## mips_pipeline
    module mips_pipeline(clk, rst, imem_addr, imem_rdata, dmem_addr, dmem_wdata, dmem_we, dmem_rdata);
    input clk, rst;
    output [31:0] imem_addr;
    input  [31:0] imem_rdata;
    output [31:0] dmem_addr, dmem_wdata;
    output dmem_we;
    input  [31:0] dmem_rdata;
    wire [31:0] pc, pc_incr, ID_pc_incr, pc_next, dmem_rdata_w, jump_addr, branch_addr, wd;
    wire [31:0] instr, ID_instr, IF_instr;
    wire [31:0] alu_b, b_tgt, EX_b_tgt;
    wire RegWrite, Branch, PCSrc, RegDst, MemtoReg, MemRead, MemWrite, ALUSrc, Zero, Jump, bne, ID_RegWrite;
    wire [1:0] ALUOp;
    wire [2:0] Operation;
    reg32 PC( .clk(clk), .rst(rst), .d_in(pc_next), .d_out(pc) );
    wire stay;
    wire[31:0] pc_add;
    assign imem_addr = pc;
    assign IF_instr = imem_rdata;
    Hazard hazard( .clk(clk), .rst(rst), .stay(stay), .instr(IF_instr), .instr_out(instr) );
    add32 PCADD( .a(pc), .b(32'd4), .result(pc_incr) );  
    mux2 #(32) STMUX( .sel(stay), .a(pc), .b(pc_incr), .out(pc_add) );
    mux2 #(32) PCMUX( .sel(PCSrc), .a(b_tgt), .b(pc_add), .out(branch_addr) );
    mux2 #(32) JMUX( .sel(Jump), .a(jump_addr), .b(branch_addr), .out(pc_next) );
      reg_IF_ID REG_IF_ID( .clk(clk), .rst(rst), .pc_incr(pc_incr), .instr(instr), .pc_incr_out(ID_pc_incr),   .instr_out(ID_instr));
    wire [1:0] EX_ALUOp;
    wire [5:0] opcode;
    wire [4:0] rs, rt, rd, wn;
    wire [15:0] immed;
    wire [25:0] jumpoffset;
    wire [31:0] ext_immed, EX_pc_incr, EX_instr;
    wire [31:0] rd1, rd2;
    wire ID_MemWrite, EX_RegDst, EX_ALUSrc, EX_MemRead, EX_MemWrite, EX_Branch, EX_MemtoReg, EX_RegWrite;
    assign opcode = ID_instr[31:26];
    assign rs = ID_instr[25:21];
    assign rt = ID_instr[20:16];
    assign rd = ID_instr[15:11];
    assign immed = ID_instr[15:0];
    assign jumpoffset = ID_instr[25:0];
    assign jump_addr = { ID_pc_incr[31:28], jumpoffset, 2'b00 };
    sign_extend SignExtend( .immed_in(immed), .ext_immed_out(ext_immed) );
	reg_file RegFile( .clk(clk), .RegWrite(RegWrite), .RN1(rs), .RN2(rt), .WN(wn), 
					  .WD(wd), .RD1(rd1), .RD2(rd2) );
    control CTL(.opcode(opcode), .RegDst(RegDst), .ALUSrc(ALUSrc), .MemtoReg(MemtoReg), 
                .RegWrite(ID_RegWrite), .MemRead(MemRead), .MemWrite(ID_MemWrite), .Branch(Branch), 
  ...
clock: 10.4 ns
lec_check: 0
abc_area: 0
cap_margin: 10
cell_pad_in_sites_global_placement: 1
core_aspect_ratio: 1.71
core_margin: 2
core_utilization: 33
gpl_timing_driven: 0
setup_slack_margin: 1.41
slew_margin: 20
tns_end_percent: 45
run.sh (not shown) runs the stock make flow with config.mk's settings and CLKGATE_MAP_FILE=.
The first run completed, yet does not pass: negative setup slack.
==> next run, changes <==
ABC_AREA = unset   (was 0)
CAP_MARGIN = 20   (was 10)
CELL_PAD_IN_SITES_GLOBAL_PLACEMENT = unset   (was 1)
CORE_ASPECT_RATIO = unset   (was 1.71)
CORE_UTILIZATION = 40   (was 33)
GPL_TIMING_DRIVEN = unset   (was 0)
PLACE_DENSITY = 0.6   (was unset)
SETUP_SLACK_MARGIN = unset   (was 1.41)
TNS_END_PERCENT = unset   (was 45)
clock period = 14.6 ns   (was 10.4 ns; I/O delays follow)
This time the run finished clean.
Clock skew is about the same.
Sequential cell count stays the same.
Routed wire length shrinks by 22%.
Hold slack improved by 0.0094 ns.
Setup slack is better by 4.6 ns.
Combinational power fell by about 40%.
Core utilization grows by 6.9 points.
Sequential share of layout area grows by 1.5 points.

== v48 ==
mips_pipeline again, from the RTL that the note above started with.
make LEC_CHECK=0 CAP_MARGIN=20 CORE_MARGIN=2 CORE_UTILIZATION=72 CTS_CLUSTER_SIZE=25 HOLD_SLACK_MARGIN=0.28 PLACE_DENSITY_LB_ADDON=0.0 SETUP_SLACK_MARGIN=-0.4 SLEW_MARGIN=20 finish   # period 8.31 ns
[flow] v48 | stages: complete | final checks: fail | reason: negative setup slack
### v48 -> v49
- clearing HOLD_SLACK_MARGIN, which used to be 0.28
- clearing SETUP_SLACK_MARGIN, which used to be -0.4
- swapping 25 for 58 in CTS_CLUSTER_SIZE
- putting PLACE_DENSITY at 0.64 where nothing was set
- clearing PLACE_DENSITY_LB_ADDON, which used to be 0.0
- swapping 8.31 for 8.1 in the clock period (ns, I/O delays scaled along)
Notes after the runs:
Re cell total in the yosys stat output: no difference whatsoever between v49 and v48. Between v48 and v49, the internal power component is lower for v48. v49 — power consumed by the clock network 6.6% higher, v48 as reference. v48 and v49 ended up with nearly the same final cell area excluding filler cells. Re part of the power in combinational logic: v48 was higher than v49. Taking v48 as the reference, in v49 wire length up about 1%, setup slack down 360 ps, achievable clock frequency down 1.2%. [v49] flow finished | final checks: failed | reasons: negative setup slack. Delta(clock-buffer cell count, v49 - v48) > 0.
Modified inputs, v23 compared to v49
- CTS_CLUSTER_DIAMETER newly set to 314
- PLACE_DENSITY changed from 0.64 to 0.41
- CTS_CLUSTER_SIZE removed (was 58)
- GPL_ROUTABILITY_DRIVEN newly set to 1
- ABC_AREA newly set to 1
- GPL_TIMING_DRIVEN newly set to 1
- MAX_ROUTING_LAYER newly set to met4
- CELL_PAD_IN_SITES_GLOBAL_PLACEMENT newly set to 0
- the clock period (ns, I/O delays scaled along) changed from 8.1 to 11.5
[summary]
- The final report for v23 shows a completed flow and a layout that fails verification, specifically negative setup slack.
- Going from v49 to v23, number of multi-input combinational cells in the layout increased 2,119, total number of sequential cells essentially unchanged, first-iteration DRC count increased about 80%.
- Area added between synthesis and finish was higher in v49 than in v23.
- Lower synthesized area among v49 and v23: v49
- Across both runs, critical path depth in cells was higher for v23 than for v49.
- Looking at global-route usage, v23 sits 6.9 points above v49.
- Final cell utilization of the core: v23 vs v49 down 0.90 points
- [compare] base=v49 new=v23: clock network area share about even; transition time at the pin with the least slew margin rose 100 ps; clock network fraction of total power shows a reduction of 1.4 points.
Edits applied to the flow inputs when going from v23 to v8:
- setting SETUP_SLACK_MARGIN to 3.29 for the first time
- setting PLACE_DENSITY_LB_ADDON to 0.04 for the first time
- changing ABC_AREA from 1 to 0
- removing PLACE_DENSITY (formerly 0.41)
### Flow results
- Every stage of v23 finished as expected; the final checks, on the other hand, flagged negative setup slack, which means the layout fails.
- v8: all stages done; final checks FAILED (negative setup slack).
- v23 reports its launch point of the worst path as REG_ID_EX.ext_immed_out[1] while v8 reports REG_ID_EX.ext_immed_out[2].
- Relative to v23, met3 routed wirelength decreased by about 40% in v8.
- [compare] base=v23 new=v8: number of tap cells added at floorplan went down; synthesized net count went down; pin count of the biggest net entering global routing went down.
For v15, these inputs were changed with respect to v8:
- ABC_AREA: 0 -> unset
- HOLD_SLACK_MARGIN: unset -> -0.08
- CTS_CLUSTER_DIAMETER: 314 -> 32
- CTS_CLUSTER_SIZE: unset -> 33
- PLACE_DENSITY: unset -> 0.4
- PLACE_DENSITY_LB_ADDON: 0.04 -> unset
- SETUP_SLACK_MARGIN: 3.29 -> 2.25
- the clock period (ns, I/O delays scaled along): 11.5 -> 11.7
==> results <==
Completing all stages was not enough for v15: its layout failed the final checks because of negative setup slack. Layout overhead on the synthesized area was higher in the run labelled v15. Status: synthesized area parity (v8, v15). Looking at total of plain and repair buffers excluding clock buffers, v15 sits above v8. Relative to v8, total wire length has gone up in v15.
Input changes introduced in v17 (baseline for comparison: v15):
- changing CTS_CLUSTER_DIAMETER from 32 to 263
- removing HOLD_SLACK_MARGIN (formerly -0.08)
- removing PLACE_DENSITY (formerly 0.4)
- removing SETUP_SLACK_MARGIN (formerly 2.25)
- removing CTS_CLUSTER_SIZE (formerly 33)
- changing the clock period (ns, I/O delays scaled along) from 11.7 to 11.5
Notes after the runs:
Nothing crashed in v15 and all stages finished; the problem is that the final layout failed, the offending checks being negative setup slack.
STATUS run=v17 STAGES=ALL_DONE FINAL_CHECKS=FAILED CAUSE=negative setup slack
Summary of v17 over v15: number of cells traversed by the worst register-to-register path has decreased, clock period minus worst slack -100 ps.
Compared to v15, v17 has total of fill cells in the finished design about 20% higher.
v17 reports its power group with the largest share as registers while v15 reports the clock network.
Per the comparison of v17 with v15, overall global routing resource usage went down, share of the clock period used by the worst path after layout +1.1 points, wire length on met1 now smaller, share of the final layout cell area in sequential cells rose by 2.2 points, fraction of power consumed by the clock network now sits lower.
Met2 global-route usage: v17 < v15
Lower portion of total power attributed to combinational logic goes to v15 over v17.
For the global-route track usage on met3, v17 came in 8.0 points lower than v15 did.
Endpoint of the most critical setup path = REG_EX_MEM.aluANS_out[31]: v15; endpoint of the most critical setup path = REG_EX_MEM.zero_out: v17
Power figures rest on the tool's default switching activity, not on a simulated workload.
